## main
module main #(
    parameter MAIN_DIV = 8,      
    parameter SCAN_DIV = 4       
)(
    input wire clk,
    input wire rst,    
    input wire btnC,   
    input wire btnL,   
    input wire btnR,   
    input wire [7:0] num1,   
    input wire [7:0] num2,   
    output wire [6:0] seg,            
    output wire [3:0] an,              
    output wire multiplicationFinished    
);
Size in the first run: roughly 2100 cells after synthesis, about 33 I/O pins, ~13000 µm² of cells after synthesis.
export LEC_CHECK = 0
export ABC_AREA = 1
export CAP_MARGIN = 40
export CORE_MARGIN = 2
export CORE_UTILIZATION = 29
export CTS_CLUSTER_DIAMETER = 164
export CTS_CLUSTER_SIZE = 96
export GPL_ROUTABILITY_DRIVEN = 1
export PLACE_DENSITY_LB_ADDON = 0.02
export SLEW_MARGIN = 15
create_clock -name core_clock -period 9.49 [get_ports {clk}]
run.sh (not shown) runs the stock make flow with config.mk's settings and CLKGATE_MAP_FILE=.
The first run ran to the end with violations: setup timing.
Next try:
- ABC_AREA: 1 -> 0
- CAP_MARGIN: 40 -> 0
- CELL_PAD_IN_SITES_DETAIL_PLACEMENT: default -> 1
- CORE_ASPECT_RATIO: default -> 0.84
- CORE_MARGIN: 2 -> 8
- CORE_UTILIZATION: 29 -> 53
- CTS_CLUSTER_DIAMETER: 164 -> 196
- CTS_CLUSTER_SIZE: 96 -> default
- GPL_ROUTABILITY_DRIVEN: 1 -> 0
- GPL_TIMING_DRIVEN: default -> 0
- HOLD_SLACK_MARGIN: default -> -0.1
- MAX_ROUTING_LAYER: default -> met5
- MIN_ROUTING_LAYER: default -> met2
- PLACE_DENSITY_LB_ADDON: 0.02 -> 0.17
Effect:
- This time the run stopped in global routing (5_1_grt)
- die size falls by 24%
- synthesized area rises by 20%
- synthesized cell count falls by 2.7%
Next try:
- ABC_AREA: 0 -> default
- CAP_MARGIN: 0 -> 15
- CELL_PAD_IN_SITES_DETAIL_PLACEMENT: 1 -> default
- CORE_ASPECT_RATIO: 0.84 -> default
- CORE_MARGIN: 8 -> 2
- CORE_UTILIZATION: 53 -> 40
- CTS_CLUSTER_DIAMETER: 196 -> default
- GPL_ROUTABILITY_DRIVEN: 0 -> default
- GPL_TIMING_DRIVEN: 0 -> default
- HOLD_SLACK_MARGIN: -0.1 -> default
- MAX_ROUTING_LAYER: met5 -> default
- MIN_ROUTING_LAYER: met2 -> default
- PLACE_DENSITY_LB_ADDON: 0.17 -> default
- clock period: 9.49 -> 20.0 ns (I/O delays scaled with it)
=>
- Now the flow completed with no timing, DRC or antenna violations
- area after synthesis stays the same
- die area is higher by 15%
- synthesized cell count stays the same
Next try:
- ABC_AREA: default -> 1
- CAP_MARGIN: 15 -> 20
- CORE_ASPECT_RATIO: default -> 0.76
- CORE_MARGIN: 2 -> 3
- CTS_CLUSTER_DIAMETER: default -> 240
- MAX_ROUTING_LAYER: default -> met4
- PLACE_DENSITY_LB_ADDON: default -> 0.03
The changed run ran to the end with no violations.
Clock skew came out higher by 0.0035 ns.
Sequential cell count does not change.
Clock power goes up slightly.
Setup slack improved by 5.1 ns.
Total power went up by a few percent.
Core utilization goes up by 1.7 points.
Next try:
- CELL_PAD_IN_SITES_DETAIL_PLACEMENT: default -> 2
- CORE_ASPECT_RATIO: 0.76 -> 1.1
- CORE_MARGIN: 3 -> 9
- CTS_CLUSTER_DIAMETER: 240 -> 310
- CTS_CLUSTER_SIZE: default -> 69
- HOLD_SLACK_MARGIN: default -> 0.15
- MIN_ROUTING_LAYER: default -> met2
- SETUP_SLACK_MARGIN: default -> 2.52
- SLEW_MARGIN: 15 -> 5
Outcome:
- The new run went through all stages and came out clean
- routed wire length rose by 98%
- critical path depth is higher by 4
- first-iteration DRC count came out higher to 6.9 times its value
Next try:
- CELL_PAD_IN_SITES_DETAIL_PLACEMENT: 2 -> default
- CORE_ASPECT_RATIO: 1.1 -> 1.97
- CORE_MARGIN: 9 -> 2
- CTS_CLUSTER_DIAMETER: 310 -> 389
- CTS_CLUSTER_SIZE: 69 -> 56
- HOLD_SLACK_MARGIN: 0.15 -> default
- MAX_ROUTING_LAYER: met4 -> default
- MIN_ROUTING_LAYER: met2 -> default
- PLACE_DENSITY_LB_ADDON: 0.03 -> default
- SETUP_SLACK_MARGIN: 2.52 -> default
- SLEW_MARGIN: 5 -> 30
Sequential share of layout area stays flat.
Cell count barely changes.
Global-route usage came out lower by 31 points.
Die size came out lower by roughly a tenth.
Count of clock-buffer cells in the layout came out higher by 1.

* * *

== oak ==
Starting RTL as in the previous note.
Settings: LEC_CHECK=0, ABC_AREA=1, CAP_MARGIN=20, CORE_MARGIN=2, CORE_UTILIZATION=67, CTS_CLUSTER_SIZE=72, SETUP_SLACK_MARGIN=-0.48, SLEW_MARGIN=20; clock period 8.97 ns.
In the summary table, oak is marked failed, with error GRT-0232 raised in global routing (5_1_grt).
[inputs] pine vs oak
Settings: PLACE_DENSITY now 0.36, previously not set; CTS_CLUSTER_DIAMETER now 251, previously not set; CTS_CLUSTER_SIZE now 97, was 72; SETUP_SLACK_MARGIN no longer set, was -0.48; CORE_UTILIZATION now 66, was 67; the clock period (ns, I/O delays scaled along) now 21.0, was 8.97.
### Flow results
- pine finished every stage and its layout cleared the timing, design-rule and antenna checks.
- pine has floorplan-stage core utilization below what oak had.
- Relative to oak, the area of the placeable core of pine is higher by 0.67%.
- Count of boundary I/O pins: pine vs oak identical
- pine vs. oak: number of sinks handled by clock tree synthesis essentially unchanged; cell total in the yosys stat output was more or less identical.
- Compared to oak, pine was floorplanned on a bigger die.
- Note that the total placed cells including tap cells recorded for pine amounts to 0.908 times the value seen in oak.
- As far as post-synth tally of flip-flops with integrated enable goes, oak and pine are indistinguishable; the numbers are identical.
- Relative to oak, post-CTS setup buffer count has gone down in pine.
diff inputs: pine => birch
Settings: changing PLACE_DENSITY from 0.36 to 0.6; removing CTS_CLUSTER_DIAMETER (formerly 251); changing CORE_UTILIZATION from 66 to 37; removing CTS_CLUSTER_SIZE (formerly 97); changing the clock period (ns, I/O delays scaled along) from 21.0 to 13.9.
==> comparison <==
Every stage of the flow completed for birch, and the final layout passed the timing, design-rule and antenna checks.
Compared with pine, in birch worst path buffer plus inverter count went up 3; total power higher.
pine -> birch: wire length reported by the detailed router increased slightly
Compared to pine, birch has worst setup slack 5.58 ns lower.
Summary — area enclosed by the die boundary, birch relative to pine: higher, by 15000 µm².
Input changes introduced in maple (baseline for comparison: birch):
Settings: putting SETUP_SLACK_MARGIN at 4.01 where nothing was set; putting TNS_END_PERCENT at 15 where nothing was set; swapping 37 for 68 in CORE_UTILIZATION; putting CTS_CLUSTER_SIZE at 96 where nothing was set; swapping 13.9 for 14.0 in the clock period (ns, I/O delays scaled along).
## What came out
Final routed wire length divided by cell count, maple vs birch: up by more than half. Taking birch as the reference, in maple overall power of the completed layout now sits lower, via count now sits higher.
--- input diff maple..cedar ---
Settings: a deleted SETUP_SLACK_MARGIN that had been 4.01; a deleted CTS_CLUSTER_SIZE that had been 96; a deleted TNS_END_PERCENT that had been 15; a change of CORE_UTILIZATION from 68 to 40; a change of the clock period (ns, I/O delays scaled along) from 14.0 to 20.0.
### Flow results
Summary: with maple as the reference, number of non-filler instances in the completed layout in cedar moved up by a few percent.
Re final clock period utilization by the worst path: maple was higher than cedar.
Against maple as the reference, cedar delivers a higher sequential share of layout area.
Diff maple -> cedar | power per unit of standard cell area | down by more than 10%
Comparing maple and cedar, the higher overall die area was measured on cedar.
Per the comparison of cedar with maple, cts-stage hold buffer count about even; total power fell about 26%; met2 track demand over resource in global routing fell 29 points; worst-case setup slack after placement rose 4.28 ns; first-pass iteration count of the detailed router fell 16.
Against maple, the final cell area of cedar is lower.

* * *

run E:
main again, from the RTL that the note above started with.
clock: 20.0 ns
lec_check: 0
abc_area: 1
cap_margin: 20
cell_pad_in_sites_detail_placement: 2
core_aspect_ratio: 1.1
core_margin: 9
core_utilization: 40
cts_cluster_diameter: 310
cts_cluster_size: 69
hold_slack_margin: 0.15
max_routing_layer: met5
min_routing_layer: met2
place_density_lb_addon: 0.03
setup_slack_margin: 2.52
slew_margin: 15
#### Input delta (run R over run E)
- CORE_UTILIZATION: 40 -> 55
- MAX_ROUTING_LAYER: met5 -> unset
- CTS_CLUSTER_DIAMETER: 310 -> 163
- CELL_PAD_IN_SITES_DETAIL_PLACEMENT: 2 -> unset
- SLEW_MARGIN: 15 -> 30
- CTS_CLUSTER_SIZE: 69 -> 100
- CORE_ASPECT_RATIO: 1.1 -> 1.97
- PLACE_DENSITY_LB_ADDON: 0.03 -> unset
- CORE_MARGIN: 9 -> 2
- TNS_END_PERCENT: unset -> 15
- HOLD_SLACK_MARGIN: 0.15 -> unset
- SETUP_SLACK_MARGIN: 2.52 -> unset
- MIN_ROUTING_LAYER: met2 -> unset
### Flow results
- | total of fill cells in the finished design | lower: run R |
- Compared with run E, run R improves shortest clock period the worst path allows after layout.
- Delta(number of DRC violations after detailed-routing iteration 0, run R - run E) < 0
- Sequential share of layout area (lower): run E

* * *

## alpha
Starting RTL as in the previous note.
make LEC_CHECK=0 ABC_AREA=1 CAP_MARGIN=40 CORE_MARGIN=2 CORE_UTILIZATION=29 CTS_CLUSTER_DIAMETER=359 CTS_CLUSTER_SIZE=96 GPL_ROUTABILITY_DRIVEN=1 GPL_TIMING_DRIVEN=0 PLACE_DENSITY=0.57 SLEW_MARGIN=15 TNS_END_PERCENT=15 finish   # period 9.49 ns
alpha ran in full, but the layout does not pass; the checks complain about negative setup slack.
> inputs changed (alpha -> beta)
Settings: putting SETUP_SLACK_MARGIN at 0.58 where nothing was set; clearing TNS_END_PERCENT, which used to be 15; swapping 359 for 33 in CTS_CLUSTER_DIAMETER; swapping 29 for 64 in CORE_UTILIZATION; swapping 96 for 71 in CTS_CLUSTER_SIZE; clearing GPL_TIMING_DRIVEN, which used to be 0; clearing PLACE_DENSITY, which used to be 0.57; swapping 9.49 for 11.2 in the clock period (ns, I/O delays scaled along).
beta: all stages complete, timing, DRC and antenna checks passed
Delta (beta minus alpha): die size shows a reduction of 54%; per-cell routed wire length rose about 23%; non-clock buffer count moved down; sequential share of layout area grew by 1.0 points.
Delta (beta minus alpha): non-filler instance count after layout fell by about 14%; global-route track usage on met2 rose by 26 points.
Relative to beta, the following input files were edited for gamma:
Settings: CORE_UTILIZATION: 64 -> 69; SETUP_SLACK_MARGIN: 0.58 -> unset; ABC_AREA: 1 -> 0; PLACE_DENSITY_LB_ADDON: unset -> 0.11; CTS_CLUSTER_SIZE: 71 -> unset; the clock period (ns, I/O delays scaled along): 11.2 -> 7.38.
Notes after the runs:
gamma did not finish; a tool error ended it in clock tree synthesis.
Against beta, gamma reports a placed instance count that is higher.
gamma vs. beta: floorplan core density went up by 4.8 points; area of the core went up by about 11%.
#### Input delta (delta over gamma)
Settings: PLACE_DENSITY_LB_ADDON changed from 0.11 to 0.17; CORE_UTILIZATION changed from 69 to 58; ABC_AREA changed from 0 to 1; the clock period (ns, I/O delays scaled along) changed from 7.38 to 12.1.
## What came out
In summary, delta completed successfully, with a layout that passed the timing, design-rule and antenna checks. The post-placement cell area of delta is lower than that of gamma. gamma -> delta: y dimension of the die flat. [diff] synthesized area, delta relative to gamma: improvement. There was hardly any difference in horizontal extent of the die between delta and gamma. Detailed-placement wirelength estimate was higher in gamma than in delta. Of gamma and delta, the run reporting the lower effective utilization at floorplan was delta. Number of cells in the yosys synthesis report was higher in the run labelled delta. From gamma to delta the numbers moved as follows: chip area in the Yosys report shows a reduction of 16%; cell count after placement shows a reduction of 362. In delta relative to gamma, die area had gone down slightly.
For epsilon, these inputs were changed with respect to delta:
Settings: swapping 15 for 20 in SLEW_MARGIN; clearing PLACE_DENSITY_LB_ADDON, which used to be 0.17; swapping 40 for 20 in CAP_MARGIN; clearing CTS_CLUSTER_DIAMETER, which used to be 33; clearing GPL_ROUTABILITY_DRIVEN, which used to be 1; clearing ABC_AREA, which used to be 1; swapping 12.1 for 8.97 in the clock period (ns, I/O delays scaled along).
Results
[flow] epsilon | stages: complete | final checks: fail | reason: negative setup slack
Number of nets in the final layout in epsilon is 428 above delta.
Going from delta to epsilon, final wirelength picked up an extra 81%, hold slack did not really move.

* * *

Starting RTL as in the previous note.
## main
module main #(
    parameter MAIN_DIV = 8,      
    parameter SCAN_DIV = 4       
)(
    input wire clk,
    input wire rst,    
    input wire btnC,   
    input wire btnL,   
    input wire btnR,   
    input wire [7:0] num1,   
    input wire [7:0] num2,   
    output wire [6:0] seg,            
    output wire [3:0] an,              
    output wire multiplicationFinished    
);
    wire dividedClock;   
    wire dividedTick;    
    clockDivider #(MAIN_DIV) clockDiv(
        .clk(clk),
        .rst(rst),
        .en(1'b1),
        .clk_out(dividedClock),
        .tick(dividedTick)
    );
    wire [7:0] num1Complement, num2Complement;
    wire [7:0] multiplier, multiplicand;
    wire [7:0] multiplicandShifted;
    wire [15:0] multiplierShifted;
    reg  [15:0] productReg;
    reg signReg;
    wire tempSign;
    wire [19:0] bcdOutput;
    wire [15:0] tempOutput;
    assign num1Complement = ~num1 + 1'b1;
    assign num2Complement = ~num2 + 1'b1;
    assign multiplier = (num1[7] == 1) ? num1Complement : num1;
    assign multiplicand = (num2[7] == 1) ? num2Complement : num2;
    wire enableDebounce, enableSync;
    debouncer debounceInst(
        .clk(clk),
        .ce(dividedTick),
        .rst(rst),
        .in(btnC),
        .out(enableDebounce)
    );
    synchronizer syncInst(
        .clk(clk),
        .ce(dividedTick),
        .rst(rst),
        .in(enableDebounce),
        .out(enableSync)
    );
    wire Psel, EP, EA, EB, LA, LB, RstP;
    shift_right_register shiftRightReg(
        .clk(clk),
        .ce(dividedTick),
        .rst(rst),
        .load(LB),
        .en(EB),
  ...
make LEC_CHECK=0 ABC_AREA=1 CAP_MARGIN=20 CORE_MARGIN=2 CORE_UTILIZATION=57 PLACE_DENSITY=0.6 SLEW_MARGIN=20 finish   # period 7.72 ns
The first run finished with negative setup slack left.
Edit:
- CORE_UTILIZATION: 57 -> 66
- CTS_CLUSTER_DIAMETER: unset -> 326
- CTS_CLUSTER_SIZE: unset -> 97
- PLACE_DENSITY: 0.6 -> 0.38
- clock period: 7.72 -> 15.1 ns (I/O delays scaled with it)
=> This time the run passed the timing, design-rule and antenna checks. Worst setup slack improves by 4.8 ns. Non-clock buffer count went down by 328. Wire length went down by 23%.
Edit:
- CORE_UTILIZATION: 66 -> 58
- CTS_CLUSTER_DIAMETER: 326 -> unset
- CTS_CLUSTER_SIZE: 97 -> 72
- PLACE_DENSITY: 0.38 -> unset
- SETUP_SLACK_MARGIN: unset -> 1.79
- clock period: 15.1 -> 8.97 ns (I/O delays scaled with it)
Effect:
- The changed run finished with negative setup slack left
- clock skew increases by 0.0044 ns
- non-clock buffer count increases by 308
- sequential power increases by well over a third
- first-iteration DRC count increases by well over a third
- critical path depth decreases by 3
- global-route usage increases by 0.49 points
- count of clock-buffer cells in the layout is unchanged
- cell area increases by a quarter to a third
- worst setup slack got worse by 3.9 ns
- register-to-register slack got worse by 6.1 ns
Edit:
- ABC_AREA: 1 -> unset
- CORE_UTILIZATION: 58 -> 72
- CTS_CLUSTER_SIZE: 72 -> unset
- PLACE_DENSITY: unset -> 0.78
- SETUP_SLACK_MARGIN: 1.79 -> unset
- clock period: 8.97 -> 7.92 ns (I/O delays scaled with it)
Now the flow did not get past clock tree synthesis (4_1_cts), error DPL-0038.
Die area went down by 3.5%.
Synthesized cell count went down by 2.7%.
Synthesized area went up by 20%.

* * *

v32:
main again, from the RTL that the note above started with.
clock: 7.72 ns
lec_check: 0
abc_area: 1
cap_margin: 20
core_margin: 2
core_utilization: 60
cts_cluster_diameter: 91
cts_cluster_size: 73
hold_slack_margin: -0.09
place_density: 0.6
setup_slack_margin: -0.51
slew_margin: 20
Layout checks on v32: not met. Flow itself completed; violations: setup timing.
## Diff of input files: v24 against v32
-- flow/config.mk --
<<< v32, line 10
export CORE_MARGIN = 2
export CORE_UTILIZATION = 60
export CTS_CLUSTER_DIAMETER = 91
export CTS_CLUSTER_SIZE = 73
export HOLD_SLACK_MARGIN = -0.09
export PLACE_DENSITY = 0.6
export SETUP_SLACK_MARGIN = -0.51
export SLEW_MARGIN = 20
>>> v24, line 10
export CORE_MARGIN = 2
export CORE_UTILIZATION = 66
export CTS_CLUSTER_SIZE = 97
export PLACE_DENSITY = 0.6
export SLEW_MARGIN = 20
==> flow/constraint.sdc <==
create_clock -name core_clock -period 29.0 [get_ports {clk}]
set_input_delay 5.8000 -clock core_clock [delete_from_list [all_inputs] [get_ports {clk}]]
set_output_delay 5.8000 -clock core_clock [all_outputs]
set_load 0.01 [all_outputs]
==> results <==
- From v32 to v24 the numbers moved as follows: part of the cycle the worst path needs now sits lower; number of cells upsized or downsized after cts went down; internal power consumption went down by 73%; global-route track usage on met1 went down; core footprint went down.
- Diff v32 -> v24: path length in cells of the critical path -1.2%, wire length of the first global-routing pass fell about 15%, cell count after placement now smaller, number of logic gates saw little to no change.
- v24 reached the end of the flow, and the finished layout is clean on the timing, design-rule and antenna checks.
- v24 reports a higher final total negative setup slack than v32 does.
- Compared to v32, the routing of v24 uses less wire.
Changes in v3 relative to v24:
-- flow/config.mk --
<<< v24, line 11
export CORE_UTILIZATION = 66
export CTS_CLUSTER_SIZE = 97
export PLACE_DENSITY = 0.6
export SLEW_MARGIN = 20
>>> v3, line 11
export CORE_UTILIZATION = 66
export CTS_CLUSTER_DIAMETER = 251
export CTS_CLUSTER_SIZE = 97
export PLACE_DENSITY = 0.36
export SETUP_SLACK_MARGIN = -1.49
export SLEW_MARGIN = 20
export TNS_END_PERCENT = 15
==> flow/constraint.sdc <==
create_clock -name core_clock -period 15.5 [get_ports {clk}]
set_input_delay 3.1000 -clock core_clock [delete_from_list [all_inputs] [get_ports {clk}]]
set_output_delay 3.1000 -clock core_clock [all_outputs]
set_load 0.01 [all_outputs]
[summary]
v3 was carried through to the last stage, and its layout satisfied the timing, design-rule and antenna checks.
[v3 vs v24] critical path's largest stage delay: higher in v3
The run with more setup slack is v24; v3 has less.
Reported for v3 and v24, synthesized area turned out identical to the last digit.
Required arrival time at the worst endpoint in v3 is 10.80 ns below v24.
On sequential cell fraction of total power, the higher figure sits with v3, not v24.
The post-route core utilization on v3 is in line with that on v24.
Worst slew margin relative to its limit on v3 is ahead of v24.
#### Input delta (v9 over v3)
-- flow/config.mk --
<<< v3, line 10
export CORE_MARGIN = 2
export CORE_UTILIZATION = 66
export CTS_CLUSTER_DIAMETER = 251
export CTS_CLUSTER_SIZE = 97
export PLACE_DENSITY = 0.36
export SETUP_SLACK_MARGIN = -1.49
export SLEW_MARGIN = 20
export TNS_END_PERCENT = 15
>>> v9, line 10
export CORE_MARGIN = 2
export CORE_UTILIZATION = 40
export PLACE_DENSITY = 0.6
export SLEW_MARGIN = 20
==> flow/constraint.sdc <==
create_clock -name core_clock -period 13.9 [get_ports {clk}]
set_input_delay 2.7800 -clock core_clock [delete_from_list [all_inputs] [get_ports {clk}]]
set_output_delay 2.7800 -clock core_clock [all_outputs]
set_load 0.01 [all_outputs]
==> results <==
Going from v3 to v9, clock share of power saw an increase, chip area from the yosys synthesis statistics flat, non-clock buffer count stayed essentially flat, via count of the routed design now smaller.
Power and IR drop assume default switching activity.
